--- flow/config.mk ---
export PLATFORM = sky130hd
export DESIGN_NAME = udp_ipv4_tx
export DESIGN_NICKNAME = udp_ipv4_tx
export VERILOG_FILES = /design/flow/design.v
export SDC_FILE = /design/flow/constraint.sdc
export NUM_CORES = 4
export LEC_CHECK = 0
export ABC_AREA = 1
export CAP_MARGIN = 20
export CORE_MARGIN = 2
export CORE_UTILIZATION = 68
export CTS_CLUSTER_DIAMETER = 316
export CTS_CLUSTER_SIZE = 17
export SLEW_MARGIN = 20
--- flow/constraint.sdc ---
create_clock -name core_clock -period 3.08 [get_ports {ap_clk}]
set_input_delay 0.6160 -clock core_clock [delete_from_list [all_inputs] [get_ports {ap_clk}]]
set_output_delay 0.6160 -clock core_clock [all_outputs]
set_load 0.01 [all_outputs]
--- flow/design.v ---
`default_nettype none
`timescale 1 ns / 1 ps
module ll_udp_skidbuffer #(
    parameter   REG_OUTPUT = 1,
    parameter   DATA_WIDTH = 64
)(
    input   wire                       i_clk,
    input   wire                       i_reset,
    input   wire                       i_valid,
    output  reg                        o_ready,    
    input   wire      [DATA_WIDTH-1:0] i_data,
	input   wire  [(DATA_WIDTH/8)-1:0] i_keep,
	input   wire                       i_last,
	input   wire                       i_user,
    output  reg                        o_valid,
	input   wire                       i_ready,
    output  reg       [DATA_WIDTH-1:0] o_data,
	output  reg   [(DATA_WIDTH/8)-1:0] o_keep,
	output  reg                        o_last,
	output  reg                        o_user
);
logic                      r_valid;
logic     [DATA_WIDTH-1:0] r_data;
logic [(DATA_WIDTH/8)-1:0] r_keep;
logic                      r_last;
logic                      r_user;
always_ff @(posedge i_clk) begin
    if (i_reset) begin
        r_valid <= 0;
    end
    else if ((i_valid && o_ready) && (o_valid && !i_ready)) begin
        r_valid <= 1;
    end
    else if (i_ready) begin
        r_valid <= 0;
    end
end
always_ff @(posedge i_clk) begin
    if (i_reset) begin
        r_data <= '0;
		r_keep <= '0;
		r_last <= 1'b0;
		r_user <= 1'b0;
	end
    else if((!REG_OUTPUT || i_valid) && o_ready) begin
        r_data <= i_data;
		r_keep <= i_keep;
		r_last <= i_last;
		r_user <= i_user;
    end
end
always_comb begin
    o_ready = !r_valid;
end
if (!REG_OUTPUT) begin : NET_OUTPUT
    always_comb begin
        o_valid = !i_reset && (i_valid || r_valid);
    end
    always_comb begin
        if (r_valid) begin
            o_data = r_data;
			o_keep = r_keep;
			o_last = r_last;
			o_user = r_user;
        end
        else if (i_valid) begin
            o_data = i_data;
			o_keep = i_keep;
			o_last = i_last;
			o_user = i_user;
        end
        else begin
            o_data = '0;
			o_keep = '0;
			o_last = 1'b0;
			o_user = 1'b0;
        end
    end
end
else begin : REG_OUT
    always @(posedge i_clk) begin
        if (i_reset) begin
            o_valid <= 0;
        end
        else if (!o_valid || i_ready) begin
            o_valid <= (i_valid || r_valid);
        end
    end
    always @(posedge i_clk) begin
        if (i_reset) begin
            o_data <= '0;
			o_keep <= '0;
			o_last <= 1'b0;
			o_user <= 1'b0;
        end
        else if (!o_valid || i_ready) begin
            if (r_valid) begin
                o_data <= r_data;
				o_keep <= r_keep;
				o_last <= r_last;
				o_user <= r_user;
            end
            else if (i_valid) begin
                o_data <= i_data;
				o_keep <= i_keep;
				o_last <= i_last;
				o_user <= i_user;
            end
            else begin
                o_data <= '0;
				o_keep <= '0;
				o_last <= 1'b0;
				o_user <= 1'b0;
            end
        end
    end
end
endmodule
`timescale 1 ns / 1 ps
module udp_ll_axis_reg_slice_64 (
  input  wire          aclk,
  input  wire          aresetn,
  input  wire          s_axis_tvalid,
  output wire          s_axis_tready,
  input  wire  [63:0]  s_axis_tdata,
  input  wire   [7:0]  s_axis_tkeep,
  input  wire          s_axis_tlast,
  input  wire          s_axis_tuser,
  output wire          m_axis_tvalid,
  input  wire          m_axis_tready,
  output wire  [63:0]  m_axis_tdata,
  output wire   [7:0]  m_axis_tkeep,
  output wire          m_axis_tlast,
  output wire          m_axis_tuser
);
ll_udp_skidbuffer #(
    .REG_OUTPUT (1),
    .DATA_WIDTH (64)
) slice_i (
    .i_clk   (aclk),
    .i_reset (!aresetn),
    .i_valid (s_axis_tvalid),
    .o_ready (s_axis_tready),
    .i_data  (s_axis_tdata),
    .i_keep  (s_axis_tkeep),
    .i_last  (s_axis_tlast),
    .i_user  (s_axis_tuser),
    .o_valid (m_axis_tvalid),
    .i_ready (m_axis_tready),
    .o_data  (m_axis_tdata),
    .o_keep  (m_axis_tkeep),
    .o_last  (m_axis_tlast),
    .o_user  (m_axis_tuser)
);
endmodule
module udp_ll_reg_slice_256 (
  input  wire          aclk,
  input  wire          aresetn,
  input  wire          s_axis_tvalid,
  output wire          s_axis_tready,
  input  wire [255:0]  s_axis_tdata,
  input  wire  [31:0]  s_axis_tkeep,
  input  wire          s_axis_tlast,
  input  wire          s_axis_tuser,
  output wire          m_axis_tvalid,
  input  wire          m_axis_tready,
  output wire [255:0]  m_axis_tdata,
  output wire  [31:0]  m_axis_tkeep,
  output wire          m_axis_tlast,
  output wire          m_axis_tuser
);
wire [79:0] used_q;
wire  [9:0] unused_keep;
wire        unused_last;
wire        unused_user;
ll_udp_skidbuffer #(
    .REG_OUTPUT (1),
    .DATA_WIDTH (80)
) slice_i (
    .i_clk   (aclk),
    .i_reset (!aresetn),
    .i_valid (s_axis_tvalid),
    .o_ready (s_axis_tready),
    .i_data  ({s_axis_tdata[80+:32], s_axis_tdata[0+:48]}),
    .i_keep  (10'd0),
    .i_last  (1'b0),
    .i_user  (1'b0),
    .o_valid (m_axis_tvalid),
    .i_ready (m_axis_tready),
    .o_data  (used_q),
    .o_keep  (unused_keep),
    .o_last  (unused_last),
    .o_user  (unused_user)
);
assign m_axis_tdata = {144'd0, used_q[48+:32], 32'd0, used_q[0+:48]};
assign m_axis_tkeep = 32'd0;
assign m_axis_tlast = 1'b0;
assign m_axis_tuser = 1'b0;
endmodule
`default_nettype none
`timescale 1 ns / 1 ps
module udp_tx (
    input  wire           ap_clk,
    input  wire           ap_rst_n,
    input  wire           s_axis_tx_data_tvalid,
    output logic          s_axis_tx_data_tready,
    input  wire   [63:0]  s_axis_tx_data_tdata,
    input  wire    [7:0]  s_axis_tx_data_tkeep,
    input  wire    [7:0]  s_axis_tx_data_tstrb,
    input  wire           s_axis_tx_data_tlast,
    input  wire           s_axis_tx_meta_tvalid,
    output wire           s_axis_tx_meta_tready,
    input  wire  [255:0]  s_axis_tx_meta_tdata,
    input  wire   [31:0]  s_axis_tx_meta_tkeep,
    input  wire   [31:0]  s_axis_tx_meta_tstrb,
    input  wire           s_axis_tx_meta_tlast,
    output logic          m_axis_iph_data_tvalid,
    input  wire           m_axis_iph_data_tready,
    output logic  [63:0]  m_axis_iph_data_tdata,
    output logic   [7:0]  m_axis_iph_data_tkeep,
    output logic          m_axis_iph_data_tlast,
    output logic          m_axis_iph_meta_tvalid,
    input  wire           m_axis_iph_meta_tready,
    output logic  [63:0]  m_axis_iph_meta_tdata,  
    output logic  [31:0]  datagrams_transmitted
);
typedef enum logic[1:0] {IDLE           = 2'b00,
                         WAIT_RDY       = 2'b01,
                         PROCESS_DATA   = 2'b10} udp_stateCoding_t;
udp_stateCoding_t state;
udp_stateCoding_t next_state;
logic             eof;
logic  [31:0]     dst_addr;
logic  [15:0]     dst_port;
logic  [31:0]     src_addr;
logic  [15:0]     src_port;
logic  [15:0]     length;
logic  [63:0]     store_header;
logic             axis_data_tvalid;
logic             axis_data_tready;
logic  [63:0]     axis_data_tdata;
logic   [7:0]     axis_data_tkeep;
logic             axis_data_tlast;
logic             axis_tx_meta_tready;
logic             axis_tx_meta_tvalid;
logic [255:0]     axis_tx_meta_tdata;
udp_ll_axis_reg_slice_64 tx_data_reg_slice (
  .aclk          (ap_clk),                  
  .aresetn       (ap_rst_n),             
  .s_axis_tvalid (s_axis_tx_data_tvalid), 
  .s_axis_tready (s_axis_tx_data_tready),
  .s_axis_tdata  (s_axis_tx_data_tdata),
  .s_axis_tkeep  (s_axis_tx_data_tkeep),
  .s_axis_tlast  (s_axis_tx_data_tlast),
  .s_axis_tuser  (1'b0),
  .m_axis_tvalid (axis_data_tvalid),
  .m_axis_tready (axis_data_tready),
  .m_axis_tdata  (axis_data_tdata),
  .m_axis_tkeep  (axis_data_tkeep),
  .m_axis_tlast  (axis_data_tlast),
  .m_axis_tuser  ()
);
udp_ll_reg_slice_256 tx_meta_reg_slice (
  .aclk          (ap_clk),                  
  .aresetn       (ap_rst_n),             
  .s_axis_tvalid (s_axis_tx_meta_tvalid), 
  .s_axis_tready (s_axis_tx_meta_tready),
  .s_axis_tdata  (s_axis_tx_meta_tdata),
  .s_axis_tkeep  (s_axis_tx_meta_tkeep),
  .s_axis_tlast  (s_axis_tx_meta_tlast),
  .s_axis_tuser  (1'b0),
  .m_axis_tvalid (axis_tx_meta_tvalid),
  .m_axis_tready (axis_tx_meta_tready),
  .m_axis_tdata  (axis_tx_meta_tdata),
  .m_axis_tkeep  (),
  .m_axis_tlast  (),
  .m_axis_tuser  ()
);
assign eof = axis_data_tlast && axis_data_tvalid && m_axis_iph_data_tready;
assign axis_tx_meta_tready = (state == IDLE) && m_axis_iph_meta_tready;
always_comb begin
    if (state == PROCESS_DATA) begin
        axis_data_tready = m_axis_iph_data_tready;
    end    
    else begin
        axis_data_tready = 1'b0;
    end
end
always_comb
begin
    next_state = state;
    case(state)
        IDLE: begin
            if (axis_tx_meta_tvalid && m_axis_iph_meta_tready) begin
                if (m_axis_iph_data_tready) begin
                    next_state = PROCESS_DATA;
                end
                else begin
                    next_state = WAIT_RDY;
                end
            end
        end
        WAIT_RDY: begin
            if ((store_header[32+:16] == 16'h0800) && m_axis_iph_data_tready) begin
                next_state = IDLE;
            end            
            else if (m_axis_iph_data_tready) begin
                next_state = PROCESS_DATA;
            end
        end
        PROCESS_DATA: begin
            if (eof) begin
                next_state = IDLE;
            end
        end        
        default : next_state  = IDLE;
    endcase
end
always_ff @(posedge ap_clk) begin
    if(!ap_rst_n) begin
        state <= IDLE;
    end
    else begin
        state <= next_state;
    end
end
assign dst_addr = axis_tx_meta_tdata[0+:32];
assign dst_port = {axis_tx_meta_tdata[32+:8], axis_tx_meta_tdata[40+:8]};
assign src_addr = axis_tx_meta_tdata[48+:32];
assign src_port = {axis_tx_meta_tdata[80+:8], axis_tx_meta_tdata[88+:8]};
assign length   = axis_tx_meta_tdata[96+:16] + 8;
assign m_axis_iph_meta_tdata  = {length, dst_addr};
assign m_axis_iph_meta_tvalid = axis_tx_meta_tvalid;
always_ff @(posedge ap_clk) begin
    if (axis_tx_meta_tvalid && (state == IDLE)) begin
        store_header <= {16'h0000, length[0+:8], length[8+:8], dst_port, src_port};
    end
end
always_comb
begin
    m_axis_iph_data_tdata = 32'd0;
    case (state)
        IDLE: begin
            m_axis_iph_data_tdata = {16'h0000, length[0+:8], length[8+:8], dst_port, src_port};            
        end
        WAIT_RDY: begin
            m_axis_iph_data_tdata = store_header;        
        end
        PROCESS_DATA: begin
            m_axis_iph_data_tdata = axis_data_tdata;
        end
        default: m_axis_iph_data_tdata = 32'd0;
    endcase
end
always_comb begin
    if (state == IDLE && next_state == IDLE) begin
        m_axis_iph_data_tvalid = 1'b0;
        m_axis_iph_data_tkeep  = '0;        
    end
    else if (state == IDLE && (next_state == WAIT_RDY || next_state == PROCESS_DATA)) begin
        m_axis_iph_data_tvalid = 1'b1;
        m_axis_iph_data_tkeep  = '1;
    end
    else if (state == WAIT_RDY) begin
        m_axis_iph_data_tvalid = 1'b1;
        m_axis_iph_data_tkeep  = '1;
    end   
    else begin
        m_axis_iph_data_tvalid = axis_data_tvalid;
        m_axis_iph_data_tkeep  = axis_data_tkeep;
    end
end
always_comb begin
    if (state != IDLE && next_state == IDLE) begin
        m_axis_iph_data_tlast = 1'b1;
    end
    else begin
        m_axis_iph_data_tlast = 1'b0;
    end
end
always_ff @(posedge ap_clk) begin
    if(!ap_rst_n) begin
        datagrams_transmitted <= 32'd0;
    end
    else if (state != IDLE && next_state == IDLE) begin
        datagrams_transmitted <= datagrams_transmitted + 1;
    end
end
endmodule
`default_nettype none
`timescale 1 ns / 1 ps
module tx_ipv4 (
    input  wire             ap_clk,
    input  wire             ap_rst_n,
    input  wire  [31:0]     local_ipv4_addr,
    input  wire   [7:0]     protocol,
    input  wire             s_axis_udp_tvalid,
    output logic            s_axis_udp_tready,
    input  wire  [63:0]     s_axis_udp_tdata,
    input  wire   [7:0]     s_axis_udp_tkeep,
    input  wire             s_axis_udp_tlast,
    input wire              udp_meta_valid,
    output logic            udp_meta_ready,
    input wire   [47:0]     udp_meta_data,
    output logic            m_axis_ip_data_tvalid,
    input  wire             m_axis_ip_data_tready,
    output logic [63:0]     m_axis_ip_data_tdata,
    output logic  [7:0]     m_axis_ip_data_tkeep,
    output logic            m_axis_ip_data_tuser,
    output logic            m_axis_ip_data_tlast
);
localparam VERSION = 4'h4;
localparam IHL = 4'h5;  
localparam TTL = 8'h40;
localparam HEADER_W0 = 0;
localparam HEADER_W1 = 1;
localparam HEADER_W2 = 2;
typedef enum logic[2:0] {IDLE            = 3'b000,
                         WAIT_RDY        = 3'b001,
                         IP_HEADER       = 3'b010,
                         PAYLOAD         = 3'b011,
                         LOAD_LAST       = 3'b100} ip_stateCoding_t;
ip_stateCoding_t state;
ip_stateCoding_t next_state;
logic            axis_data_tvalid;
logic            axis_data_tready;
logic   [63:0]   axis_data_tdata;
logic    [7:0]   axis_data_tkeep;
logic            axis_data_tlast;
logic            udp_tvalid_r;
logic    [1:0]   hdr_cnt;
logic    [1:0]   hdr_cnt_next;
logic   [15:0]   ip_length;
logic   [15:0]   ip_length_r;
logic   [31:0]   dst_ip_addr_mangled;
logic   [95:0]   shift_ip_payload;
logic   [11:0]   shift_ip_keep;
logic   [95:0]   next_shift_ip_payload;
logic   [11:0]   next_shift_ip_keep;  
logic            eof;
logic            sop;
udp_ll_axis_reg_slice_64 tx_ipv4_reg_slice (
  .aclk          (ap_clk),                  
  .aresetn       (ap_rst_n),             
  .s_axis_tvalid (axis_data_tvalid), 
  .s_axis_tready (axis_data_tready),
  .s_axis_tdata  (axis_data_tdata),
  .s_axis_tkeep  (axis_data_tkeep),
  .s_axis_tlast  (axis_data_tlast),
  .s_axis_tuser  (1'b0),
  .m_axis_tvalid (m_axis_ip_data_tvalid),
  .m_axis_tready (m_axis_ip_data_tready),
  .m_axis_tdata  (m_axis_ip_data_tdata),
  .m_axis_tkeep  (m_axis_ip_data_tkeep),
  .m_axis_tlast  (m_axis_ip_data_tlast),
  .m_axis_tuser  (m_axis_ip_data_tuser)
);
always_ff @(posedge ap_clk) begin
    if ((state == IDLE) || (next_state == IDLE)) begin
        udp_meta_ready <= 1'b1;
    end
    else begin
        udp_meta_ready <= 1'b0;
    end
end
assign eof = s_axis_udp_tlast && s_axis_udp_tvalid && axis_data_tready;
assign ip_length = udp_meta_data[32+:16] + 20;
always_ff @(posedge ap_clk) begin
    if (udp_meta_valid && (state == IDLE)) begin
        ip_length_r <= ip_length;
        dst_ip_addr_mangled <= {udp_meta_data[0+:8], udp_meta_data[8+:8], udp_meta_data[16+:8], udp_meta_data[24+:8]};
    end
end
assign sop = (hdr_cnt == HEADER_W2) && (hdr_cnt_next == 2'h3);
always_comb
begin
    next_state = state;
    case(state)
        IDLE: begin
            if (udp_meta_valid) begin
                if (axis_data_tready) begin
                    next_state = IP_HEADER;
                end
                else begin
                    next_state = WAIT_RDY;
                end
            end
        end
        WAIT_RDY: begin
            if (axis_data_tready) begin
                next_state = IP_HEADER;
            end      
        end
        IP_HEADER: begin
            if (hdr_cnt_next == 2'h3 && s_axis_udp_tvalid && axis_data_tready) begin
                if (s_axis_udp_tlast) begin
                    next_state = LOAD_LAST;
                end
                else begin
                    next_state = PAYLOAD;
                end
            end
        end
        PAYLOAD: begin
            if (eof) begin
                if (s_axis_udp_tkeep[4] == 0) begin
                    next_state = IDLE;
                end
                else begin
                    next_state = LOAD_LAST;
                end
            end
        end
        LOAD_LAST: begin
            if (axis_data_tready) begin
                next_state = IDLE;
            end                   
        end
    default : next_state  = IDLE;
  endcase         
end
always_ff @(posedge ap_clk) begin
    if(!ap_rst_n) begin
        state <= IDLE;
    end
    else begin
        state <= next_state;
    end
end
always_ff @(posedge ap_clk) begin
    case (next_state)
        IDLE: begin
            hdr_cnt <= 2'b00;
        end    
        IP_HEADER: begin
            if (axis_data_tvalid && axis_data_tready) begin
                hdr_cnt <= hdr_cnt_next;
            end
        end
        PAYLOAD: begin
            hdr_cnt <= 2'b11;
        end
        LOAD_LAST: begin
            hdr_cnt <= 2'b11;
        end        
        default: hdr_cnt <= 2'b00;
    endcase    
end
assign hdr_cnt_next = hdr_cnt + 'd1;
always_ff @(posedge ap_clk) begin
    if (sop) begin
        shift_ip_payload[64+:32] <= s_axis_udp_tdata[32+:32];
        shift_ip_keep[8+:4]      <= s_axis_udp_tkeep[4+:4];
        udp_tvalid_r     <= s_axis_udp_tvalid;
    end
    else if (s_axis_udp_tvalid && axis_data_tready) begin
        shift_ip_payload[64+:32] <= next_shift_ip_payload[64+:32];
        shift_ip_keep[8+:4]      <= next_shift_ip_keep[8+:4];
        udp_tvalid_r     <= 1'b1;
    end
end
assign next_shift_ip_payload = {s_axis_udp_tdata, shift_ip_payload[64+:32]};
assign next_shift_ip_keep    = {s_axis_udp_tkeep, shift_ip_keep[8+:4]};
always_comb begin
    axis_data_tdata   = 32'd0;
    axis_data_tkeep   = 4'h0;
    s_axis_udp_tready = 1'b0;
    axis_data_tvalid  = 1'b0;       
    case (state)
        IDLE: begin
            axis_data_tdata   = {32'h00000000, ip_length[0+:8], ip_length[8+:8], 8'h00, VERSION, IHL};
            axis_data_tkeep   = 8'hFF;
            s_axis_udp_tready = 1'b0;
            axis_data_tvalid  =  udp_meta_valid;           
        end
        WAIT_RDY: begin
            axis_data_tdata   = {32'h00000000, ip_length_r[0+:8], ip_length_r[8+:8], 8'h00, VERSION, IHL};
            axis_data_tkeep   = 8'hFF;
            s_axis_udp_tready = 1'b0;
            axis_data_tvalid  =  1'b1;              
        end
        IP_HEADER: begin
            case (hdr_cnt)
                HEADER_W1: begin
                    axis_data_tdata   = {local_ipv4_addr, 16'h0000, protocol, TTL};
                    axis_data_tkeep   = 8'hFF;
                    s_axis_udp_tready = 1'b0;
                    axis_data_tvalid  =  1'b1;
                end
                HEADER_W2: begin
                    axis_data_tdata = {s_axis_udp_tdata[0+:32], dst_ip_addr_mangled};
                    axis_data_tkeep[0+:4] = 4'hF;
                    axis_data_tkeep[4+:4] = s_axis_udp_tkeep[0+:4];
                    s_axis_udp_tready     = axis_data_tready; 
                    axis_data_tvalid      = s_axis_udp_tvalid;
                end
            endcase
        end
        PAYLOAD: begin
            axis_data_tdata   = next_shift_ip_payload[0+:64];
            axis_data_tkeep   = next_shift_ip_keep[0+:8];
            s_axis_udp_tready = axis_data_tready;
            axis_data_tvalid  = udp_tvalid_r && s_axis_udp_tvalid;  
        end
        LOAD_LAST: begin
            axis_data_tdata[0+:32]  = shift_ip_payload[64+:32];
            axis_data_tdata[32+:32] = 32'h00000000;
            axis_data_tkeep[0+:4]   = shift_ip_keep[8+:4];
            axis_data_tkeep[4+:4]   = 4'h0;
            s_axis_udp_tready       = 1'b0;  
            axis_data_tvalid        = udp_tvalid_r;  
        end        
        default: begin
            axis_data_tdata   = 32'd0;
            axis_data_tkeep   = 4'h0;
            s_axis_udp_tready = 1'b0;
            axis_data_tvalid  = 1'b0;          
        end
    endcase
end
assign axis_data_tlast = (state != IDLE) && (next_state == IDLE);
endmodule
`default_nettype none
`timescale 1 ns / 1 ps
module udp_ipv4_tx (
    input  wire             ap_clk,
    input  wire             ap_rst_n,
    input  wire  [31:0]     my_ip_addr,
    input  wire   [7:0]     ip_protocol,
    input  wire             s_axis_tx_meta_tvalid,
    output wire             s_axis_tx_meta_tready,
    input  wire [255:0]     s_axis_tx_meta_tdata,
    input  wire             s_axis_tx_data_tvalid,
    output wire             s_axis_tx_data_tready,
    input  wire  [63:0]     s_axis_tx_data_tdata,
    input  wire   [7:0]     s_axis_tx_data_tkeep,
    input  wire             s_axis_tx_data_tlast,
    output wire             m_axis_tx_data_tvalid,
    input  wire             m_axis_tx_data_tready,
    output wire   [63:0]    m_axis_tx_data_tdata,
    output wire    [7:0]    m_axis_tx_data_tkeep,
    output wire             m_axis_tx_data_tlast,
    output wire   [31:0]    datagrams_transmitted
);
wire            tx_udp2ip_data_tvalid;
wire            tx_udp2ip_data_tready;
wire [63:0]     tx_udp2ip_data_tdata;
wire  [7:0]     tx_udp2ip_data_tkeep;
wire            tx_udp2ip_data_tlast;
wire            tx_udp2ip_meta_tvalid;
wire [63:0]     tx_udp2ip_meta_tdata;
wire            tx_udp2ip_meta_tready;
udp_tx udp_tx_i (
    .ap_clk                       (ap_clk),
    .ap_rst_n                     (ap_rst_n),
    .s_axis_tx_data_tvalid        (s_axis_tx_data_tvalid),
    .s_axis_tx_data_tready        (s_axis_tx_data_tready),
    .s_axis_tx_data_tdata         (s_axis_tx_data_tdata),
    .s_axis_tx_data_tkeep         (s_axis_tx_data_tkeep),
    .s_axis_tx_data_tstrb         (8'h00),
    .s_axis_tx_data_tlast         (s_axis_tx_data_tlast),
    .s_axis_tx_meta_tvalid        (s_axis_tx_meta_tvalid),
    .s_axis_tx_meta_tready        (s_axis_tx_meta_tready),
    .s_axis_tx_meta_tdata         (s_axis_tx_meta_tdata),
    .s_axis_tx_meta_tkeep         (32'h00000000),
    .s_axis_tx_meta_tstrb         (32'h00000000),
    .s_axis_tx_meta_tlast         (1'b0),
    .m_axis_iph_data_tvalid       (tx_udp2ip_data_tvalid),
    .m_axis_iph_data_tready       (tx_udp2ip_data_tready),
    .m_axis_iph_data_tdata        (tx_udp2ip_data_tdata),
    .m_axis_iph_data_tkeep        (tx_udp2ip_data_tkeep),
    .m_axis_iph_data_tlast        (tx_udp2ip_data_tlast),
    .m_axis_iph_meta_tvalid       (tx_udp2ip_meta_tvalid),
    .m_axis_iph_meta_tready       (tx_udp2ip_meta_tready),
    .m_axis_iph_meta_tdata        (tx_udp2ip_meta_tdata),
    .datagrams_transmitted        (datagrams_transmitted)
);
tx_ipv4 tx_ipv4_i (
    .ap_clk                  (ap_clk),
    .ap_rst_n                (ap_rst_n),
    .local_ipv4_addr         (my_ip_addr),
    .protocol                (ip_protocol),
    .s_axis_udp_tvalid       (tx_udp2ip_data_tvalid),
    .s_axis_udp_tready       (tx_udp2ip_data_tready),
    .s_axis_udp_tdata        (tx_udp2ip_data_tdata),
    .s_axis_udp_tkeep        (tx_udp2ip_data_tkeep),
    .s_axis_udp_tlast        (tx_udp2ip_data_tlast),
    .udp_meta_valid          (tx_udp2ip_meta_tvalid),
    .udp_meta_ready          (tx_udp2ip_meta_tready),
    .udp_meta_data           (tx_udp2ip_meta_tdata[47:0]),
    .m_axis_ip_data_tvalid   (m_axis_tx_data_tvalid),
    .m_axis_ip_data_tready   (m_axis_tx_data_tready),
    .m_axis_ip_data_tdata    (m_axis_tx_data_tdata),
    .m_axis_ip_data_tkeep    (m_axis_tx_data_tkeep),
    .m_axis_ip_data_tuser    (),
    .m_axis_ip_data_tlast    (m_axis_tx_data_tlast)
);
endmodule
--- flow/run.sh ---
#!/bin/bash
# the make line also repeats each setting of config.mk as NAME=value (left out here)
make -C /OpenROAD-flow-scripts/flow DESIGN_CONFIG=/design/flow/config.mk WORK_HOME=/design/flow/orfs CLKGATE_MAP_FILE= finish
==> impl_metrics.toml, run 1 <==
# flow metrics
[power]
clockPowerShare = 0.270
top_power_group = "registers"
power_switching_share = 0.322
sequential_power_mw = 10.0
comb_power_share = 0.241
net-switching-power_mw = 6.59
vdd_ir_drop_max_mv = 0.610
power.static_leakage_nw = 11.5
pwr-share-seq = 0.490
pwr_density_cell_mw_per_mm2 = 648
clock_power_mw = 5.52
internal_power_mw = 13.9
p_comb_mw = 4.93

[yosys]
ys.flops = 631
synth_compound_gate_area_share = 0.204
synth.area.top_cells = "sky130_fd_sc_hd__dfxtp_1 39%, sky130_fd_sc_hd__edfxtp_1 16%, sky130_fd_sc_hd__nand2_1 13%, sky130_fd_sc_hd__a21oi_1 8.2%, sky130_fd_sc_hd__o21ai_0 5.0%"
mux_share = 0
post_synth_instance_area_sq_mm = 0.0254
fa_ha_area_frac = 0.00395
post_synth_and_or_nand_nor_area_fraction = 0.180
synthesis.nets = 3440
yosys.cell_count.top_type = "sky130_fd_sc_hd__nand2_1"
ys_warn_count = 4
synth.yosys.seq_area_share = 0.551
ys_cells = 3058
syn-instance-count = 3058
commonest_cells_in_the_netlist = "862 x sky130_fd_sc_hd__nand2_1, 496 x sky130_fd_sc_hd__dfxtp_1, 417 x sky130_fd_sc_hd__a21oi_1"
synthArstFlopShare = 0
synth-edff-count = 135
synth_top_area_share = 0.391
ys_types = 47
netlist_logic_family_top = "AND-OR/OR-AND gates"
synth_top_cell_by_area = "sky130_fd_sc_hd__dfxtp_1"
ff_type = "sky130_fd_sc_hd__dfxtp_1"
synth.cellmix.xorXnorShare = 0.00518
synth_chip_area_sq_mm = 0.0254
synthesis.area_per_instance_sq_um = 8.30

[timing]
final_hold_slack_ns = 0.428
final_max_slew_viol_count = 0
sum_of_negative_setup_slack_ns = -6.93
worstMarginPinSlew_ns = 1.09
grt_setup_unrepaired = "true"
fmaxAchievable_mhz = 309
postLayoutSetupSlackWorst_ns = -0.155
clock-skew-final_ns = 0.0186
timing_hold_violations_final = 0
timing.max_slew.rel_slack = 0.270
period_used_share = 1.05
period_minus_slack_ns = 3.24
setup_viol_count_final = 124

[grt]
grt_max_degree = 207
number_of_global_route_vias_before_repair = 22200
grt_pass1_wl_microns = 119000
grt-ovfl-total = 0
antenna_found_initial = 2
track_usage = 0.389

[route]
first_pass_iters = 6
drt_drc_violations_left = 0
drc_violation_total_after_the_first_tritonroute_iteration = 3652
top_layer_used = "met5"
detailed_routed_wire_length_on_met3_microns = 11500
route.detailed.wl_per_inst_microns = 22.8
route.antenna.remaining_nets = 0
drt-vias-per-instance = 6.65
totalWireLength_microns = 86600
wl_met2_microns = 38700
vias = 25200
wirelength_met1_microns = 32300

[critical_path]
sort_of_element_at_the_end_of_the_critical_path = "register"
critical-path-top-delay-family = "simple AND/OR/NAND/NOR gates"
ff_to_ff_setup_slack_ns = -0.16
r2r_end = "tx_ipv4_i.tx_ipv4_reg_slice.slice_i.r_keep[5]"
crit_slowest_cell = "sky130_fd_sc_hd__edfxtp_1"
worst_r2r_path_depth = 17
worstSetupEndpoint = "tx_ipv4_i.tx_ipv4_reg_slice.slice_i.r_keep[5]"
crit_path_max_fo = 15
worst_ep_required_time_ns = 3.58
worstSetupStartpointType = "register"
cp_data_arrival_time_ns = 3.73
crit_path_max_incr_delay_ns = 0.42
worstPathCellList = "nor4_2 > buf_4 > nand2_4 > nor3_4 > o22ai_2 > a21oi_2 > ha_2 > nand2_2 > nand3_4 > nand2_4 > nor3_2 > nor2_2 > nand2_4 > nand2_4 > clkbuf_16 > nand2_1 > a21oi_1"
critical_path.n_buffers_inverters = 2
crit_top_cell = "sky130_fd_sc_hd__nand2_4"
critical_path_type = "register to register"
worstReg2RegStart = "udp_tx_i.store_header[44]"
critical_path_depth = 17
setup.worst_path.start = "udp_tx_i.store_header[44]"

[cells_and_area]
fin_util = 0.861
layout.filler_cells = 1855
flow.area_growth_from_synthesis_pct = 24.6
finalInstanceArea_sq_mm = 0.0316
final_cells = 3792
net_count_final = 3679

[floorplan]
floorplan.initialDensity = 0.691
chip_area_sq_mm = 0.0389
ios = 482
core_area_sq_mm = 0.0367
die_extent_in_y_microns = 197
fp.dieW_microns = 197
floorplan.rows = 70

[place]
globalplace.congestion = 0.973
placedCellCount = 3691
hpwlAfterDp_microns = 50800
placed_instance_area_sq_mm = 0.0289
io_buffer_count = 305

[hold_path]
hold_path_depth = 0
hold_path.startpoint = "udp_tx_i.tx_meta_reg_slice.slice_i.o_data[28]"
worstHoldPathType = "register to register"
holdPathEnd = "tx_ipv4_i.dst_ip_addr_mangled[4]"

[run_status]
outcome = "complete, but fails checks"
failed_checks = "negative setup slack"

[clock_tree]
numCtsBuffers = 43
clock_path_buffers = 3
clk-insertion-delay-late_ns = 0.60
cts.sinks = 631
cts.htree.levels = 2
ctsRootBufferMaster = "sky130_fd_sc_hd__clkbuf_16"
clk_pin_slew_worst_paths_ns = 0.08
cts_tree = "done"

[flow_run]
max-cap-violations = 0
log.warning_count = 213
-- area by class of cell --
type	instances	area (sq um)	area share
sequential	631	14000	0.443
multi-input combinational	2083	11000	0.349
timing repair buffer	406	4240	0.134
clock buffer	68	1170	0.0370
tap	468	586	0.0185
inverter	131	526	0.0166
clock inverter	3	45.0	0.00143
timing repair inverter	1	11.3	0.000356
antenna	1	2.50	0.0000792
-- metal layers --
metal,track usage,vias to the layer above
li1,-,11000
met1,0.554,11900
met2,0.609,2028
met3,0.0816,381
met4,0.100,2
met5,0,-
-- stage by stage --
stage / power (mW) / setup WS [ns]
after floorplan: 12.2 / 0.0416
after global placement: 13.7 / -0.00685
after detailed placement: 13.9 / -0.157
after CTS: 19.3 / -0.00869
after global routing: 21.0 / -0.279
final: 20.5 / -0.155
-- timing repair --
item | in CTS | in global routing
gates resized | 9 | 282
gates cloned | 1 | 16
endpoints found under the setup margin | 166 | 176
setup buffers | 3 | 10
hold buffers | 0 | 0
pin swaps | 0 | 33
==> run 2, diff against run 1 <==
- ABC_AREA: 1 -> not set
- CORE_UTILIZATION: 68 -> 67
- CTS_CLUSTER_DIAMETER: 316 -> not set
- CTS_CLUSTER_SIZE: 17 -> not set
- SETUP_SLACK_MARGIN: not set -> 0.77
- clock period: 3.08 -> 2.85 ns (I/O delays scaled with it)
==> run 2 against run 1 <==
Compared with the run above: the layout fails its checks (max-capacitance violations, max-slew violations, negative setup slack); area after synthesis is 0.56% higher; final cell count is 1.8% lower; critical path depth fell by 1; clock skew is 0.023 ns higher; maximum frequency fell by 24%; sequential share of layout area is 3.2 points lower; first-iteration DRC count is 33% higher; clock-buffer cell count is 11 higher; worst setup slack got worse by 1.2 ns; final area grew 7.9%.
==> impl_metrics.toml, run 2 <==
# flow metrics
[run_status]
outcome = "complete, but fails checks"
failed_checks = "max-capacitance violations, max-slew violations, negative setup slack"

[critical_path]
r2r_end = "udp_tx_i.datagrams_transmitted[30]"
cp_data_arrival_time_ns = 4.82
crit_path_max_fo = 4
critical_path_type = "register to register"
critical_path.n_buffers_inverters = 3
crit_top_cell = "sky130_fd_sc_hd__buf_6"
worstSetupStartpointType = "register"
worstSetupEndpoint = "udp_tx_i.datagrams_transmitted[30]"
worst_r2r_path_depth = 16
crit_slowest_cell = "sky130_fd_sc_hd__xnor2_1"
sort_of_element_at_the_end_of_the_critical_path = "register"
ff_to_ff_setup_slack_ns = -1.38
setup.worst_path.start = "udp_tx_i.store_header[40]"
critical_path_depth = 16
worstReg2RegStart = "udp_tx_i.store_header[40]"
critical-path-top-delay-family = "simple AND/OR/NAND/NOR gates"
worstPathCellList = "nor4b_4 > nand2_1 > nor4_2 > nand4b_1 > a32oi_4 > ha_4 > buf_4 > buf_6 > buf_6 > o2111a_2 > nand4_4 > or2_4 > nor2_4 > nand2_2 > xnor2_1 > and2_1"
worst_ep_required_time_ns = 3.43
crit_path_max_incr_delay_ns = 0.75

[hold_path]
worstHoldPathType = "register to register"
hold_path_depth = 0
hold_path.startpoint = "udp_tx_i.tx_meta_reg_slice.slice_i.o_data[5]"
holdPathEnd = "tx_ipv4_i.dst_ip_addr_mangled[29]"

[floorplan]
fp.dieW_microns = 199
die_extent_in_y_microns = 199
floorplan.rows = 71
core_area_sq_mm = 0.0376
floorplan.initialDensity = 0.679
chip_area_sq_mm = 0.0397
ios = 482

[route]
first_pass_iters = 14
route.detailed.wl_per_inst_microns = 27.9
totalWireLength_microns = 104000
route.antenna.remaining_nets = 0
drc_violation_total_after_the_first_tritonroute_iteration = 4856
drt-vias-per-instance = 7.09
drt_drc_violations_left = 0
vias = 26400

[yosys]
post_synth_and_or_nand_nor_area_fraction = 0.168
synth_top_cell_by_area = "sky130_fd_sc_hd__dfxtp_1"
ys_types = 78
ys_warn_count = 4
netlist_logic_family_top = "AND-OR/OR-AND gates"
synth-edff-count = 135
ys.flops = 631
synth_compound_gate_area_share = 0.205
post_synth_instance_area_sq_mm = 0.0255
syn-instance-count = 2842
ys_cells = 2842
ff_type = "sky130_fd_sc_hd__dfxtp_1"
fa_ha_area_frac = 0.00392
synthesis.area_per_instance_sq_um = 8.98
synth.cellmix.xorXnorShare = 0.0154
synthArstFlopShare = 0
synthesis.nets = 3224
synth.yosys.seq_area_share = 0.548
synth_chip_area_sq_mm = 0.0255
synth.area.top_cells = "sky130_fd_sc_hd__dfxtp_1 39%, sky130_fd_sc_hd__edfxtp_1 16%, sky130_fd_sc_hd__nand2_1 8.6%, sky130_fd_sc_hd__a21oi_1 7.5%, sky130_fd_sc_hd__a311oi_1 5.5%"
mux_share = 0.0193
yosys.cell_count.top_type = "sky130_fd_sc_hd__nand2_1"
commonest_cells_in_the_netlist = "585 x sky130_fd_sc_hd__nand2_1, 496 x sky130_fd_sc_hd__dfxtp_1, 380 x sky130_fd_sc_hd__a21oi_1"
synth_top_area_share = 0.389

[cells_and_area]
finalInstanceArea_sq_mm = 0.0341
final_cells = 3725
fin_util = 0.908
flow.area_growth_from_synthesis_pct = 33.7
net_count_final = 3529

[place]
hpwlAfterDp_microns = 51100
placedCellCount = 3533
setup_slack_after_placement_ns = -0.691
placed_instance_area_sq_mm = 0.0295
globalplace.congestion = 0.947
io_buffer_count = 305

[timing]
final_hold_slack_ns = 0.434
fmaxAchievable_mhz = 236
worstMarginPinSlew_ns = 1.74
final_max_slew_viol_count = 2
period_minus_slack_ns = 4.23
setup_viol_count_final = 229
timing_hold_violations_final = 0
postLayoutSetupSlackWorst_ns = -1.38
grt_setup_unrepaired = "true"
clock-skew-final_ns = 0.0418
timing.max_slew.rel_slack = -0.170
period_used_share = 1.49
sum_of_negative_setup_slack_ns = -130.28

[clock_tree]
clock_path_buffers = 3
cts_tree = "done"
numCtsBuffers = 59
ctsRootBufferMaster = "sky130_fd_sc_hd__clkbuf_16"
cts.sinks = 631
clk-insertion-delay-late_ns = 0.67
clk_pin_slew_worst_paths_ns = 0.06
cts.htree.levels = 2

[power]
post-layout-total-power_mw = 24.1
pwr-share-seq = 0.445
internal_power_mw = 16.7
power_switching_share = 0.308
pwr_density_cell_mw_per_mm2 = 707
clockPowerShare = 0.341
comb_power_share = 0.214
top_power_group = "registers"
net-switching-power_mw = 7.43
power.static_leakage_nw = 12.6
vdd_ir_drop_max_mv = 0.696
clock_power_mw = 8.22
p_comb_mw = 5.16
sequential_power_mw = 10.7

[grt]
grt_max_degree = 103
grt_pass1_wl_microns = 132000
grt-ovfl-total = 0
track_usage = 0.432
number_of_global_route_vias_before_repair = 23300
antenna_found_initial = 21

[flow_run]
log.warning_count = 215
max-cap-violations = 1
[run 2: final cells by class]
| class | count | area (sq um) |
|---|---|---|
| Fill cell | 1425 | 3470 |
| Sequential cell | 631 | 14000 |
| Clock inverter | 33 | 277 |
| Timing Repair Buffer | 472 | 4980 |
| Multi-Input combinational cell | 1959 | 12400 |
| Tap cell | 511 | 639 |
| Antenna cell | 16 | 40.0 |
| Inverter | 24 | 97.6 |
| Clock buffer | 79 | 1680 |
[run 2: metal layers]
| layer | wire, microns | up-vias | track usage |
|---|---|---|---|
| li1 | - | 10700 | - |
| met1 | 34300 | 12200 | 0.548 |
| met2 | 43600 | 2564 | 0.689 |
| met3 | 16500 | 944 | 0.116 |
| met4 | 9250 | 22 | 0.205 |
| met5 | 407 | - | 0 |
[run 2: repair_timing]
action | CTS | global route
buffers inserted | 32 | 21
hold buffers | 0 | 0
pin swaps | 69 | 84
resized | 301 | 184
cloned | 9 | 2
endpoints found under the setup margin | 539 | 426
==> run 3, diff against run 2 <==
- CELL_PAD_IN_SITES_DETAIL_PLACEMENT: not set -> 2
- CELL_PAD_IN_SITES_GLOBAL_PLACEMENT: not set -> 2
- CORE_ASPECT_RATIO: not set -> 1.32
- CORE_MARGIN: 2 -> 9
- CORE_UTILIZATION: 67 -> 53
- CTS_CLUSTER_DIAMETER: not set -> 206
- CTS_CLUSTER_SIZE: not set -> 78
- GPL_ROUTABILITY_DRIVEN: not set -> 1
- MAX_ROUTING_LAYER: not set -> met5
- MIN_ROUTING_LAYER: not set -> met2
- PLACE_DENSITY_LB_ADDON: not set -> 0.01
- SETUP_SLACK_MARGIN: 0.77 -> 1.02
- TNS_END_PERCENT: not set -> 20
- clock period: 2.85 -> 6.36 ns (I/O delays scaled with it)
==> run 3 against run 2 <==
Compared with the run above: synthesized cell count is the same; area after synthesis is the same; the flow now stops in global placement (3_3_place_gp); die size grew 42%.
==> impl_metrics.toml, run 3 <==
# flow metrics
[run_status]
outcome = "stopped before the end"
haltStage = "global placement (3_3_place_gp)"
flow.first_error = "[ERROR FLW-0024] Place density exceeds 1.0 (current PLACE_DENSITY_LB_ADDON =  0.01). Please check if the value of  PLACE_DENSITY_LB_ADDON is between 0 and 0.99."

[yosys]
netlist_logic_family_top = "AND-OR/OR-AND gates"
syn-instance-count = 2842
post_synth_instance_area_sq_mm = 0.0255
ys_types = 78
ys.flops = 631
ys_warn_count = 4
yosys.cell_count.top_type = "sky130_fd_sc_hd__nand2_1"
synth.yosys.seq_area_share = 0.548
synth-edff-count = 135
synthesis.nets = 3224
mux_share = 0.0193
fa_ha_area_frac = 0.00392
synth_top_cell_by_area = "sky130_fd_sc_hd__dfxtp_1"
synthesis.area_per_instance_sq_um = 8.98
synth_chip_area_sq_mm = 0.0255
synth.area.top_cells = "sky130_fd_sc_hd__dfxtp_1 39%, sky130_fd_sc_hd__edfxtp_1 16%, sky130_fd_sc_hd__nand2_1 8.6%, sky130_fd_sc_hd__a21oi_1 7.5%, sky130_fd_sc_hd__a311oi_1 5.5%"
synth_top_area_share = 0.389
ff_type = "sky130_fd_sc_hd__dfxtp_1"
synth_compound_gate_area_share = 0.205
synth.cellmix.xorXnorShare = 0.0154
post_synth_and_or_nand_nor_area_fraction = 0.168
ys_cells = 2842
commonest_cells_in_the_netlist = "585 x sky130_fd_sc_hd__nand2_1, 496 x sky130_fd_sc_hd__dfxtp_1, 380 x sky130_fd_sc_hd__a21oi_1"
synthArstFlopShare = 0

[floorplan]
floorplan.rows = 91
core_area_sq_mm = 0.0471
die_extent_in_y_microns = 270
chip_area_sq_mm = 0.0564
floorplan.initialDensity = 0.541
fp.dieW_microns = 209
ios = 482
==> run 4, diff against run 3 <==
- CELL_PAD_IN_SITES_DETAIL_PLACEMENT: 2 -> not set
- CELL_PAD_IN_SITES_GLOBAL_PLACEMENT: 2 -> not set
- CORE_ASPECT_RATIO: 1.32 -> not set
- CORE_MARGIN: 9 -> 2
- CORE_UTILIZATION: 53 -> 40
- CTS_CLUSTER_DIAMETER: 206 -> not set
- CTS_CLUSTER_SIZE: 78 -> not set
- GPL_ROUTABILITY_DRIVEN: 1 -> not set
- MAX_ROUTING_LAYER: met5 -> not set
- MIN_ROUTING_LAYER: met2 -> not set
- PLACE_DENSITY_LB_ADDON: 0.01 -> not set
- SETUP_SLACK_MARGIN: 1.02 -> -0.27
- TNS_END_PERCENT: 20 -> 90
- clock period: 6.36 -> 5.0 ns (I/O delays scaled with it)
==> run 4 against run 3 <==
Compared with the run above: the run now finishes clean; area after synthesis did not move; die size is 17% higher; synthesized cell count stayed put.
==> impl_metrics.toml, run 4 <==
# flow metrics
[grt]
grt_pass1_wl_microns = 119000
grt-ovfl-total = 0
number_of_global_route_vias_before_repair = 19800
grt_max_degree = 136
antenna_found_initial = 9
track_usage = 0.231

[critical_path]
sort_of_element_at_the_end_of_the_critical_path = "register"
worstSetupStartpointType = "register"
critical_path_depth = 13
crit_slowest_cell = "sky130_fd_sc_hd__or3b_2"
critical-path-top-delay-family = "simple AND/OR/NAND/NOR gates"
worstReg2RegStart = "tx_ipv4_i.state[2]"
critical_path.n_buffers_inverters = 1
crit_path_max_fo = 37
ff_to_ff_setup_slack_ns = 0.77
worst_r2r_path_depth = 13
worstSetupEndpoint = "tx_ipv4_i.tx_ipv4_reg_slice.slice_i.r_data[45]"
cp_data_arrival_time_ns = 4.75
worst_ep_required_time_ns = 5.53
setup.worst_path.start = "tx_ipv4_i.state[2]"
r2r_end = "tx_ipv4_i.tx_ipv4_reg_slice.slice_i.r_data[45]"
worstPathCellList = "nor2b_1 > o21ai_0 > nor2_1 > nand3_1 > a32oi_1 > ha_1 > or3b_2 > o21ai_1 > o32a_4 > a21o_2 > buf_4 > a21oi_1 > nor2_1"
crit_path_max_incr_delay_ns = 0.53
critical_path_type = "register to register"
crit_top_cell = "sky130_fd_sc_hd__nor2_1"

[clock_tree]
cts.htree.levels = 3
cts.repair.resized = 0
clk-insertion-delay-late_ns = 0.61
clock_path_buffers = 3
ctsRootBufferMaster = "sky130_fd_sc_hd__clkbuf_16"
cts_tree = "done"
clk_pin_slew_worst_paths_ns = 0.06
cts.sinks = 631
cts.repair_timing.setup_buffer_count = 0
numCtsBuffers = 69
hold_buffers = 0

[floorplan]
chip_area_sq_mm = 0.0658
ios = 482
core_area_sq_mm = 0.0631
floorplan.initialDensity = 0.404
floorplan.rows = 92
fp.dieW_microns = 257
die_extent_in_y_microns = 257

[timing]
grt_setup_unrepaired = "false"
period_minus_slack_ns = 4.23
final_max_slew_viol_count = 0
postLayoutSetupSlackWorst_ns = 0.775
final_hold_slack_ns = 0.432
period_used_share = 0.845
clock-skew-final_ns = 0.0190
timing.max_slew.rel_slack = 0.274
sum_of_negative_setup_slack_ns = 0
fmaxAchievable_mhz = 237
worstMarginPinSlew_ns = 1.09
timing_hold_violations_final = 0
setup_viol_count_final = 0

[route]
route.detailed.wl_per_inst_microns = 20.0
vias = 21400
drc_violation_total_after_the_first_tritonroute_iteration = 2016
route.antenna.remaining_nets = 0
totalWireLength_microns = 78500
drt_drc_violations_left = 0
drt-vias-per-instance = 5.46
first_pass_iters = 7

[yosys]
syn-instance-count = 2842
synthesis.area_per_instance_sq_um = 8.98
mux_share = 0.0193
ys_cells = 2842
synthArstFlopShare = 0
post_synth_instance_area_sq_mm = 0.0255
synthesis.nets = 3224
synth_chip_area_sq_mm = 0.0255
synth_top_area_share = 0.389
synth.yosys.seq_area_share = 0.548
ys_types = 78
ys_warn_count = 4
netlist_logic_family_top = "AND-OR/OR-AND gates"
synth.cellmix.xorXnorShare = 0.0154
synth_top_cell_by_area = "sky130_fd_sc_hd__dfxtp_1"
fa_ha_area_frac = 0.00392
ys.flops = 631
commonest_cells_in_the_netlist = "585 x sky130_fd_sc_hd__nand2_1, 496 x sky130_fd_sc_hd__dfxtp_1, 380 x sky130_fd_sc_hd__a21oi_1"
ff_type = "sky130_fd_sc_hd__dfxtp_1"
synth-edff-count = 135
post_synth_and_or_nand_nor_area_fraction = 0.168
synth.area.top_cells = "sky130_fd_sc_hd__dfxtp_1 39%, sky130_fd_sc_hd__edfxtp_1 16%, sky130_fd_sc_hd__nand2_1 8.6%, sky130_fd_sc_hd__a21oi_1 7.5%, sky130_fd_sc_hd__a311oi_1 5.5%"
synth_compound_gate_area_share = 0.205
yosys.cell_count.top_type = "sky130_fd_sc_hd__nand2_1"

[flow_run]
max-cap-violations = 0
log.warning_count = 210

[cells_and_area]
finalInstanceArea_sq_mm = 0.0314
net_count_final = 3403
flow.area_growth_from_synthesis_pct = 23.1
layout.filler_cells = 5952
fin_util = 0.498
final_cells = 3929

[place]
io_buffer_count = 305
globalplace.congestion = 0.912
placed_instance_area_sq_mm = 0.0291
hpwlAfterDp_microns = 53300
placedCellCount = 3795
setup_slack_after_placement_ns = 0.784

[hold_path]
holdPathEnd = "tx_ipv4_i.dst_ip_addr_mangled[25]"
hold_path.startpoint = "udp_tx_i.tx_meta_reg_slice.slice_i.o_data[1]"
hold_path_depth = 0
worstHoldPathType = "register to register"

[power]
pwr-share-seq = 0.467
internal_power_mw = 9.45
clock_power_mw = 5.08
vdd_ir_drop_max_mv = 0.221
clockPowerShare = 0.393
power_switching_share = 0.270
post-layout-total-power_mw = 12.9
p_comb_mw = 1.81
top_power_group = "registers"
power.static_leakage_nw = 10.9
net-switching-power_mw = 3.50
comb_power_share = 0.140
sequential_power_mw = 6.05
pwr_density_cell_mw_per_mm2 = 412

[run_status]
outcome = "timing/DRC/antenna clean"
## run 4: layout make-up
type | instances | area (sq um) | share of cell area
diodes | 8 | 20.0 | 0.000638
clock buffers | 102 | 2030 | 0.0645
clock inverters | 23 | 236 | 0.00753
inverters | 24 | 97.6 | 0.00311
multi-input cells | 1956 | 10600 | 0.337
flip-flops and latches | 631 | 14000 | 0.446
well taps | 846 | 1060 | 0.0337
repair buffers | 339 | 3390 | 0.108
## run 4: layer usage
layer / vias up / part of all wire / track usage
li1: 10400 / - / -
met1: 10300 / 0.47 / 0.333
met2: 638 / 0.45 / 0.353
met3: 107 / 0.057 / 0.0300
met4: 0 / 0.026 / 0.0824
met5: - / 0 / 0
==> run 5, diff against run 4 <==
- CELL_PAD_IN_SITES_DETAIL_PLACEMENT: not set -> 1
- CORE_ASPECT_RATIO: not set -> 0.57
- CORE_MARGIN: 2 -> 7
- CORE_UTILIZATION: 40 -> 57
- CTS_CLUSTER_DIAMETER: not set -> 350
- GPL_TIMING_DRIVEN: not set -> 0
- PLACE_DENSITY_LB_ADDON: not set -> 0.25
- SETUP_SLACK_MARGIN: -0.27 -> 1.6
- TNS_END_PERCENT: 90 -> 15
- clock period: 5.0 -> 6.76 ns (I/O delays scaled with it)
==> run 5 against run 4 <==
Compared with the run above: critical path depth up 1; die size is 22% lower; flip-flop count unchanged; worst hold slack improved by 0.028 ns; first-iteration DRC count went up to 3.2 times the previous value; global-route usage up 32 points; register-to-register slack gained 0.53 ns; critical endpoint is now tx_ipv4_i.tx_ipv4_reg_slice.slice_i.o_data[13]; largest power group unchanged; highest routed layer is now met5.
==> impl_metrics.toml, run 5 <==
# flow metrics
[run_status]
outcome = "timing/DRC/antenna clean"

[power]
power.static_leakage_nw = 10.9
p_comb_mw = 1.80
clockPowerShare = 0.364
sequential_power_mw = 4.61
vdd_ir_drop_max_mv = 0.228
pwr_density_cell_mw_per_mm2 = 321
top_power_group = "registers"
power_switching_share = 0.331
internal_power_mw = 6.74
pwr-share-seq = 0.457
net-switching-power_mw = 3.33
clock_power_mw = 3.67
comb_power_share = 0.179

[yosys]
ys_types = 78
synth.yosys.seq_area_share = 0.548
synth.area.top_cells = "sky130_fd_sc_hd__dfxtp_1 39%, sky130_fd_sc_hd__edfxtp_1 16%, sky130_fd_sc_hd__nand2_1 8.6%, sky130_fd_sc_hd__a21oi_1 7.5%, sky130_fd_sc_hd__a311oi_1 5.5%"
synth_top_cell_by_area = "sky130_fd_sc_hd__dfxtp_1"
synthesis.nets = 3224
mux_share = 0.0193
post_synth_instance_area_sq_mm = 0.0255
synth_top_area_share = 0.389
ys.flops = 631
syn-instance-count = 2842
post_synth_and_or_nand_nor_area_fraction = 0.168
synthArstFlopShare = 0
fa_ha_area_frac = 0.00392
ys_warn_count = 4
synth_compound_gate_area_share = 0.205
ys_cells = 2842
synth.cellmix.xorXnorShare = 0.0154
synthesis.area_per_instance_sq_um = 8.98
yosys.cell_count.top_type = "sky130_fd_sc_hd__nand2_1"
commonest_cells_in_the_netlist = "585 x sky130_fd_sc_hd__nand2_1, 496 x sky130_fd_sc_hd__dfxtp_1, 380 x sky130_fd_sc_hd__a21oi_1"
synth_chip_area_sq_mm = 0.0255
synth-edff-count = 135
ff_type = "sky130_fd_sc_hd__dfxtp_1"
netlist_logic_family_top = "AND-OR/OR-AND gates"

[place]
placedCellCount = 3748
globalplace.congestion = 1.00
hpwlAfterDp_microns = 92700
io_buffer_count = 305

[critical_path]
worstSetupStartpointType = "register"
critical_path_depth = 14
critical_path.n_buffers_inverters = 1
critical_path_type = "register to register"
worstSetupEndpoint = "tx_ipv4_i.tx_ipv4_reg_slice.slice_i.o_data[13]"
worstPathCellList = "nor4_2 > nand2_1 > nor4_1 > nand4b_1 > a32oi_1 > ha_2 > nor3b_2 > a211oi_1 > o21ai_2 > a21o_1 > buf_2 > a21oi_1 > a21oi_1 > a21oi_1"
r2r_end = "tx_ipv4_i.tx_ipv4_reg_slice.slice_i.o_data[13]"
sort_of_element_at_the_end_of_the_critical_path = "register"
crit_path_max_incr_delay_ns = 0.50
crit_path_max_fo = 10
ff_to_ff_setup_slack_ns = 1.30
worst_ep_required_time_ns = 7.24
crit_slowest_cell = "sky130_fd_sc_hd__edfxtp_1"
cp_data_arrival_time_ns = 5.94
worst_r2r_path_depth = 14
critical-path-top-delay-family = "simple AND/OR/NAND/NOR gates"
worstReg2RegStart = "udp_tx_i.store_header[39]"
setup.worst_path.start = "udp_tx_i.store_header[39]"
crit_top_cell = "sky130_fd_sc_hd__a21oi_1"

[floorplan]
die_extent_in_y_microns = 174
ios = 482
floorplan.rows = 58
chip_area_sq_mm = 0.0511
core_area_sq_mm = 0.0441
fp.dieW_microns = 294
floorplan.initialDensity = 0.578

[flow_run]
max-cap-violations = 0
log.warning_count = 205

[hold_path]
holdPathEnd = "tx_ipv4_i.dst_ip_addr_mangled[25]"
hold_path.startpoint = "udp_tx_i.tx_meta_reg_slice.slice_i.o_data[1]"
hold_path_depth = 0
worstHoldPathType = "register to register"

[route]
drt-vias-per-instance = 7.83
drt_drc_violations_left = 0
route.antenna.remaining_nets = 0
first_pass_iters = 13
drc_violation_total_after_the_first_tritonroute_iteration = 6398
totalWireLength_microns = 149000
vias = 30300
route.detailed.wl_per_inst_microns = 38.6

[grt]
number_of_global_route_vias_before_repair = 30500
track_usage = 0.551
grt_pass1_wl_microns = 212000
antenna_found_initial = 25
grt-ovfl-total = 0
grt_max_degree = 49

[clock_tree]
cts.sinks = 631
clk-insertion-delay-late_ns = 0.64
hold_buffers = 0
cts.htree.levels = 2
ctsRootBufferMaster = "sky130_fd_sc_hd__clkbuf_16"
clk_pin_slew_worst_paths_ns = 0.08
cts_tree = "done"
numCtsBuffers = 54
clock_path_buffers = 3
cts.repair_timing.setup_buffer_count = 0

[cells_and_area]
fin_util = 0.710
flow.area_growth_from_synthesis_pct = 22.9
final_cells = 3863
net_count_final = 3586
layout.filler_cells = 4893

[timing]
fmaxAchievable_mhz = 183
period_minus_slack_ns = 5.46
timing_hold_violations_final = 0
timing.max_slew.rel_slack = 0.109
final_max_slew_viol_count = 0
sum_of_negative_setup_slack_ns = 0
period_used_share = 0.807
setup_viol_count_final = 0
grt_setup_unrepaired = "false"
clock-skew-final_ns = 0.0445
worstMarginPinSlew_ns = 1.34
## run 5: cell type report
type | instances | area (sq um) | share of cell area
sequential | 631 | 14000 | 0.446
multi-input combinational | 1956 | 10500 | 0.335
timing repair buffer | 306 | 3070 | 0.0980
clock buffer | 80 | 1730 | 0.0551
buffer | 231 | 945 | 0.0301
tap | 600 | 751 | 0.0239
clock inverter | 20 | 229 | 0.00730
inverter | 24 | 90.1 | 0.00287
antenna | 15 | 37.5 | 0.00120
## run 5: what timing repair did
item                                    CTS  global route
endpoints found under the setup margin    5            69
endpoints found under the hold margin     0             0
gates cloned                              0             0
resized                                   1             2
## run 5: through the flow
step	worst slack, ns	power (mW)	area, sq um	hold WS (ns)
after floorplan	3.61	5.28	25500	0.409
after global placement	2.50	5.92	29300	0.418
after detailed placement	2.13	6.12	29300	0.428
after CTS	1.77	9.73	31300	0.447
after global routing	1.64	10.0	31300	0.457
final	1.30	10.1	31300	0.460
## run 5: routing by layer
metal / vias to the layer above / GRT usage / part of all wire
met3: 1480 / 0.303 / 0.17
li1: 10800 / - / -
met5: - / 0.0419 / 0.0032
met4: 30 / 0.395 / 0.10
met2: 3718 / 0.794 / 0.40
met1: 14200 / 0.612 / 0.32
==> run 6, diff against run 5 <==
- ABC_AREA: not set -> 1
- CELL_PAD_IN_SITES_DETAIL_PLACEMENT: 1 -> not set
- CORE_ASPECT_RATIO: 0.57 -> not set
- CORE_MARGIN: 7 -> 2
- CORE_UTILIZATION: 57 -> 68
- CTS_CLUSTER_DIAMETER: 350 -> not set
- CTS_CLUSTER_SIZE: not set -> 96
- GPL_TIMING_DRIVEN: 0 -> not set
- PLACE_DENSITY: not set -> 0.38
- PLACE_DENSITY_LB_ADDON: 0.25 -> not set
- SETUP_SLACK_MARGIN: 1.6 -> not set
- TNS_END_PERCENT: 15 -> not set
- clock period: 6.76 -> 4.07 ns (I/O delays scaled with it)
==> run 6 against run 5 <==
Compared with the run above: area after synthesis is 0.55% lower; non-clock buffer count down 198; largest cell class unchanged; largest power group unchanged; critical path depth unchanged; sequential power increased by 64%; register-to-register slack lost 0.95 ns.
==> impl_metrics.toml, run 6 <==
# flow metrics
[run_status]
outcome = "timing/DRC/antenna clean"

[critical_path]
worst_ep_required_time_ns = 4.54
cp_data_arrival_time_ns = 4.19
critical_path.n_buffers_inverters = 1
worstPathCellList = "nor4_1 > nand2_1 > nor3_1 > o22ai_1 > a21oi_1 > ha_1 > inv_1 > nor2_2 > nand3b_1 > nor3_1 > and2_1 > nand2_1 > nor3_1 > nor3_1"
crit_top_cell = "sky130_fd_sc_hd__nor3_1"
worstSetupEndpoint = "udp_tx_i.datagrams_transmitted[29]"
r2r_end = "udp_tx_i.datagrams_transmitted[29]"
crit_path_max_incr_delay_ns = 0.41
critical_path_type = "register to register"
worstSetupStartpointType = "register"
ff_to_ff_setup_slack_ns = 0.35
critical-path-top-delay-family = "simple AND/OR/NAND/NOR gates"
crit_slowest_cell = "sky130_fd_sc_hd__edfxtp_1"
worstReg2RegStart = "udp_tx_i.store_header[47]"
setup.worst_path.start = "udp_tx_i.store_header[47]"
worst_r2r_path_depth = 14
sort_of_element_at_the_end_of_the_critical_path = "register"
critical_path_depth = 14
crit_path_max_fo = 6

[grt]
antenna_found_initial = 8
track_usage = 0.389
grt_pass1_wl_microns = 119000
grt-ovfl-total = 0
number_of_global_route_vias_before_repair = 22000
grt_max_degree = 207

[floorplan]
ios = 482
floorplan.rows = 70
die_extent_in_y_microns = 197
chip_area_sq_mm = 0.0389
fp.dieW_microns = 197
core_area_sq_mm = 0.0367
floorplan.initialDensity = 0.691

[yosys]
fa_ha_area_frac = 0.00395
synth.cellmix.xorXnorShare = 0.00518
yosys.cell_count.top_type = "sky130_fd_sc_hd__nand2_1"
post_synth_instance_area_sq_mm = 0.0254
ys_types = 47
synth.area.top_cells = "sky130_fd_sc_hd__dfxtp_1 39%, sky130_fd_sc_hd__edfxtp_1 16%, sky130_fd_sc_hd__nand2_1 13%, sky130_fd_sc_hd__a21oi_1 8.2%, sky130_fd_sc_hd__o21ai_0 5.0%"
synth_chip_area_sq_mm = 0.0254
mux_share = 0
synth_compound_gate_area_share = 0.204
netlist_logic_family_top = "AND-OR/OR-AND gates"
synth_top_area_share = 0.391
synth_top_cell_by_area = "sky130_fd_sc_hd__dfxtp_1"
ff_type = "sky130_fd_sc_hd__dfxtp_1"
ys_cells = 3058
syn-instance-count = 3058
synthArstFlopShare = 0
commonest_cells_in_the_netlist = "862 x sky130_fd_sc_hd__nand2_1, 496 x sky130_fd_sc_hd__dfxtp_1, 417 x sky130_fd_sc_hd__a21oi_1"
synth.yosys.seq_area_share = 0.551
synthesis.area_per_instance_sq_um = 8.30
synthesis.nets = 3440
ys_warn_count = 4
synth-edff-count = 135
ys.flops = 631
post_synth_and_or_nand_nor_area_fraction = 0.180

[place]
hpwlAfterDp_microns = 49300
globalplace.congestion = 0.965
io_buffer_count = 305

[power]
pwr_density_cell_mw_per_mm2 = 532
top_power_group = "registers"
comb_power_share = 0.172
internal_power_mw = 11.6
net-switching-power_mw = 4.70
sequential_power_mw = 7.55
p_comb_mw = 2.80
clockPowerShare = 0.364
power.static_leakage_nw = 11.0
power_switching_share = 0.289
clock_power_mw = 5.93
pwr-share-seq = 0.464
vdd_ir_drop_max_mv = 0.368

[route]
totalWireLength_microns = 77600
drc_violation_total_after_the_first_tritonroute_iteration = 3076
route.detailed.wl_per_inst_microns = 20.6
route.antenna.remaining_nets = 0
vias = 24000
drt-vias-per-instance = 6.36
drt_drc_violations_left = 0
first_pass_iters = 7

[hold_path]
worstHoldPathType = "register to register"
hold_path_depth = 0
hold_path.startpoint = "udp_tx_i.tx_meta_reg_slice.slice_i.o_data[7]"
holdPathEnd = "tx_ipv4_i.dst_ip_addr_mangled[31]"

[cells_and_area]
flow.area_growth_from_synthesis_pct = 20.7
fin_util = 0.834
layout.filler_cells = 2189
net_count_final = 3626

[timing]
final_max_slew_viol_count = 0
fmaxAchievable_mhz = 269
timing.max_slew.rel_slack = 0.242
setup_viol_count_final = 0
period_minus_slack_ns = 3.72
grt_setup_unrepaired = "false"
worstMarginPinSlew_ns = 1.14
sum_of_negative_setup_slack_ns = 0
period_used_share = 0.914
final_hold_slack_ns = 0.430
timing_hold_violations_final = 0
clock-skew-final_ns = 0.0168

[clock_tree]
ctsRootBufferMaster = "sky130_fd_sc_hd__clkbuf_16"
cts.htree.levels = 2
cts.repair_timing.setup_buffer_count = 0
cts_tree = "done"
clk_pin_slew_worst_paths_ns = 0.06
cts.sinks = 631
clock_path_buffers = 3
hold_buffers = 0
cts.repair.resized = 0
numCtsBuffers = 59
clk-insertion-delay-late_ns = 0.64

[flow_run]
log.warning_count = 213
max-cap-violations = 0
[run 6: stage by stage]
step	area [sq um]	power, mW	std cells	worst slack (ns)
2_1_floorplan	25400	9.27	3058	0.215
3_3_place_gp	28500	10.2	3651	0.707
3_5_place_dp	28500	10.3	3651	0.560
4_1_cts	30600	16.2	3763	0.502
5_1_grt	30600	16.8	3766	0.0774
6_report	30600	16.3	3768	0.350
[run 6: final cells by class]
cell class	instances	area (sq um)	area share
multi-input combinational	2082	9990	0.326
tap	468	586	0.0191
clock inverter	29	360	0.0118
timing repair buffer	339	3410	0.111
inverter	131	508	0.0166
sequential	631	14000	0.457
clock buffer	83	1760	0.0576
antenna	5	12.5	0.000409
[run 6: routing by layer]
metal  GRT usage  wire length (microns)  up-vias
met5           0                     13        -
met2       0.598                  34700     1625
met1       0.554                  30700    11300
met3      0.0796                   9780      218
met4       0.130                   2470        2
li1            -                      -    10900
Power is estimated from default activity; no workload was simulated.
